==> flow/design.v (excerpt) <==
module top(
    input rst, clk,
    input [11:0] ar, ai, br, bi,
    output [23:0] Pi, Pr
);
    wire PP1_CE, PP2_CE, a_sel, b_sel, add, PI_CE, PR_CE;
    control_unit uut1(
        .clk(clk),
        .rst(rst),
        .a_sel(a_sel),
        .b_sel(b_sel),
        .PP1_CE(PP1_CE),
        .PP2_CE(PP2_CE),
        .add(add),
        .PR_CE(PR_CE),
        .PI_CE(PI_CE)
    );
    datapath uut2(
        .clk(clk),
        .rst(rst),
        .a_sel(a_sel),
        .b_sel(b_sel),
        .PP1_CE(PP1_CE),
        .PP2_CE(PP2_CE),
        .add(add),
        .PR_CE(PR_CE),
        .PI_CE(PI_CE),
        .ar(ar),
        .ai(ai),
        .br(br),
        .bi(bi),
        .Pr(Pr),
        .Pi(Pi)
    );
endmodule
clock: 5.16 ns
lec_check: 0
cap_margin: 20
cell_pad_in_sites_detail_placement: 2
cell_pad_in_sites_global_placement: 3
core_margin: 4
core_utilization: 40
gpl_timing_driven: 0
hold_slack_margin: 0.19
min_routing_layer: met1
place_density: 0.76
slew_margin: 35
run.sh (not shown) runs the stock make flow with config.mk's settings and CLKGATE_MAP_FILE=.
The baseline finished but fails on negative setup slack.
Change:
Settings changed: CELL_PAD_IN_SITES_DETAIL_PLACEMENT 2 to default, CELL_PAD_IN_SITES_GLOBAL_PLACEMENT 3 to default, CORE_MARGIN 4 to 2, GPL_TIMING_DRIVEN 0 to default, HOLD_SLACK_MARGIN 0.19 to default, MIN_ROUTING_LAYER met1 to default, PLACE_DENSITY 0.76 to default, SLEW_MARGIN 35 to 20.
Clock period 5.16 ns to 6.62 ns, I/O delays scaled along.
Result: The changed run finished with timing, DRC and antenna clean. Cell area came out lower by 10%. Non-clock buffer count came out lower by 55. Synthesized cell count stays the same. Sequential share of layout area came out higher by 2.0 points. Register-to-register slack is better by 1.5 ns. Wire length came out lower by 51%. Hold slack is worse by 0.044 ns. Final cell count came out lower by 3.1%.
Change:
Clock period 6.62 ns to 7.0 ns, I/O delays scaled along.
Effect: The new run went through all stages and came out clean. Global-route usage fell by 0.45 points. Synthesized cell count is unchanged. Cell count fell by 2.1%. Setup slack improved by 0.20 ns. Design area fell by 2.3%. Clock skew hardly moves. Synthesized area does not change. Worst hold slack got worse by 0.0092 ns. Clock-buffer cell count is unchanged.
Change:
Settings changed: CORE_MARGIN 2 to 10, CORE_UTILIZATION 40 to 63, CTS_CLUSTER_DIAMETER from default to 270, CTS_CLUSTER_SIZE from default to 98, HOLD_SLACK_MARGIN from default to 0.3, TNS_END_PERCENT from default to 15.
Effect: The changed run passed the timing, DRC and antenna checks; setup slack got worse by 0.0055 ns; worst hold slack is better by 0.023 ns; final area went down slightly; clock-buffer cell count rose by 2; flip-flop count is unchanged; area after synthesis stays the same; sequential share of layout area rises by 0.30 points; first-iteration DRC count went down by a few percent; routed wire length climbs by a few percent.
Change:
Settings changed: CORE_MARGIN 10 to 2, HOLD_SLACK_MARGIN 0.3 to default, TNS_END_PERCENT 15 to default.
=>
- utilization climbs by 0.15 points
- wire length went down slightly
- cell count stays flat
- fmax fell slightly
- first-iteration DRC count climbs by a few percent
- die size decreases by about a fifth
- setup slack gets worse by 0.035 ns
Change:
Settings changed: CORE_UTILIZATION 63 to 50, CTS_CLUSTER_DIAMETER 270 to default, CTS_CLUSTER_SIZE 98 to default.
Clock period 7.0 ns to 6.62 ns, I/O delays scaled along.
Effect: The new run went through all stages and came out clean; flip-flop count is unchanged; worst setup slack gets worse by 0.15 ns; clock skew came out higher by 0.0064 ns; non-clock buffer count is higher by 54; via count falls by 0.88%; cell area grows by 4.6%; synthesized cell count is unchanged; global-route usage decreases by 6.0 points.

* * *

The RTL this note starts from:
==> flow/design.v <==
module control_unit(
    input clk, rst,
    output reg a_sel, b_sel, PP1_CE, PP2_CE, add, PR_CE, PI_CE
);
    parameter S1 = 3'b001,
              S2 = 3'b010,
              S3 = 3'b011,
              S4 = 3'b100,
              S5 = 3'b101;
    reg [2:0] state, next;
    always @(posedge clk or posedge rst) begin
        if (rst)
            state <= S1;
        else
            state <= next;
    end
    always @(*) begin
        next = S1;
        PP1_CE = 0;
        PP2_CE = 0;
        add = 0;
        PR_CE = 0;
        PI_CE = 0;
        a_sel = 0;
        b_sel = 0;
        case (state) 
            S1: begin
					if(!rst)
                next = S2;
                PP1_CE = 1;
            end
            S2: begin
                next = S3;
                a_sel = 1;
                b_sel = 1;					 
                PP2_CE = 1;
            end
            S3: begin
                next = S4;
                b_sel = 1;
                PP1_CE = 1;					
                add = 1;
                PR_CE = 1;
            end
            S4: begin
                next = S5;
                a_sel = 1;
                PP2_CE = 1;
            end
            S5: begin
                next = S1;
                PI_CE = 1;
            end
        endcase
    end
endmodule
module datapath(
    input clk, rst,
    input a_sel, b_sel, PP1_CE, PP2_CE, add, PR_CE, PI_CE,
    input [11:0] ar, ai, br, bi,
    output reg [23:0] Pr, Pi
);
    wire [11:0] a_mux, b_mux;
    reg [23:0] PP1, PP2, PPs;
    wire [23:0] pro;
    assign a_mux = a_sel ? ai : ar;
    assign b_mux = b_sel ? bi : br;
    assign pro = a_mux * b_mux;  
    always @(posedge clk or posedge rst) begin
        if (rst) begin
            PP1 <= 0;
            PP2 <= 0;
        end else begin
            if (PP1_CE) 
                PP1 <= pro;
            if (PP2_CE) 
                PP2 <= pro;
        end
    end
    always @(*) begin
        if (!add)
            PPs = PP1 + PP2;
        else
            PPs = PP1 - PP2;
    end
    always @(posedge clk or posedge rst) begin
        if (rst) begin
            Pr <= 0;
            Pi <= 0;
        end else begin
            if (PR_CE) 
                Pr <= PPs;
            if (PI_CE) 
                Pi <= PPs;
        end
    end
endmodule
module top(
    input rst, clk,
    input [11:0] ar, ai, br, bi,
    output [23:0] Pi, Pr
);
    wire PP1_CE, PP2_CE, a_sel, b_sel, add, PI_CE, PR_CE;
    control_unit uut1(
        .clk(clk),
        .rst(rst),
        .a_sel(a_sel),
        .b_sel(b_sel),
        .PP1_CE(PP1_CE),
        .PP2_CE(PP2_CE),
        .add(add),
        .PR_CE(PR_CE),
        .PI_CE(PI_CE)
    );
    datapath uut2(
        .clk(clk),
        .rst(rst),
        .a_sel(a_sel),
        .b_sel(b_sel),
        .PP1_CE(PP1_CE),
        .PP2_CE(PP2_CE),
        .add(add),
        .PR_CE(PR_CE),
        .PI_CE(PI_CE),
        .ar(ar),
        .ai(ai),
        .br(br),
        .bi(bi),
        .Pr(Pr),
        .Pi(Pi)
    );
endmodule
clock: 4.86 ns
lec_check: 0
abc_area: 1
cap_margin: 20
cell_pad_in_sites_detail_placement: 2
cell_pad_in_sites_global_placement: 3
core_margin: 4
core_utilization: 54
cts_cluster_diameter: 303
cts_cluster_size: 81
gpl_timing_driven: 1
hold_slack_margin: 0.19
min_routing_layer: met1
place_density_lb_addon: 0.1
setup_slack_margin: 0.52
slew_margin: 25
The first run did not get past 3_1_place_gp_skip_io.
Next try:
- ABC_AREA: 1 -> unset
- CELL_PAD_IN_SITES_DETAIL_PLACEMENT: 2 -> unset
- CELL_PAD_IN_SITES_GLOBAL_PLACEMENT: 3 -> unset
- CORE_MARGIN: 4 -> 5
- CORE_UTILIZATION: 54 -> 40
- CTS_CLUSTER_DIAMETER: 303 -> unset
- CTS_CLUSTER_SIZE: 81 -> unset
- GPL_TIMING_DRIVEN: 1 -> unset
- HOLD_SLACK_MARGIN: 0.19 -> unset
- MAX_ROUTING_LAYER: unset -> met4
- MIN_ROUTING_LAYER: met1 -> unset
- PLACE_DENSITY_LB_ADDON: 0.1 -> unset
- SETUP_SLACK_MARGIN: 0.52 -> unset
- SLEW_MARGIN: 25 -> 20
- clock period: 4.86 -> 7.0 ns (I/O delays scaled with it)
With this change the flow completed without violations.
Die size went up by 28%.
Synthesized area went down by 6.1%.
Synthesized cell count went down by 23%.
Next try:
- ABC_AREA: unset -> 1
- CORE_ASPECT_RATIO: unset -> 0.89
- CORE_UTILIZATION: 40 -> 31
- CTS_CLUSTER_SIZE: unset -> 39
- GPL_ROUTABILITY_DRIVEN: unset -> 0
- GPL_TIMING_DRIVEN: unset -> 0
- MAX_ROUTING_LAYER: met4 -> met5
- MIN_ROUTING_LAYER: unset -> met2
- SETUP_SLACK_MARGIN: unset -> 2.01
- SLEW_MARGIN: 20 -> 10
- TNS_END_PERCENT: unset -> 50
Result: The new run completed, yet does not pass: DRC. Maximum frequency rises by about 17%. Via count rises by 70%. Core utilization falls by 5.7 points.
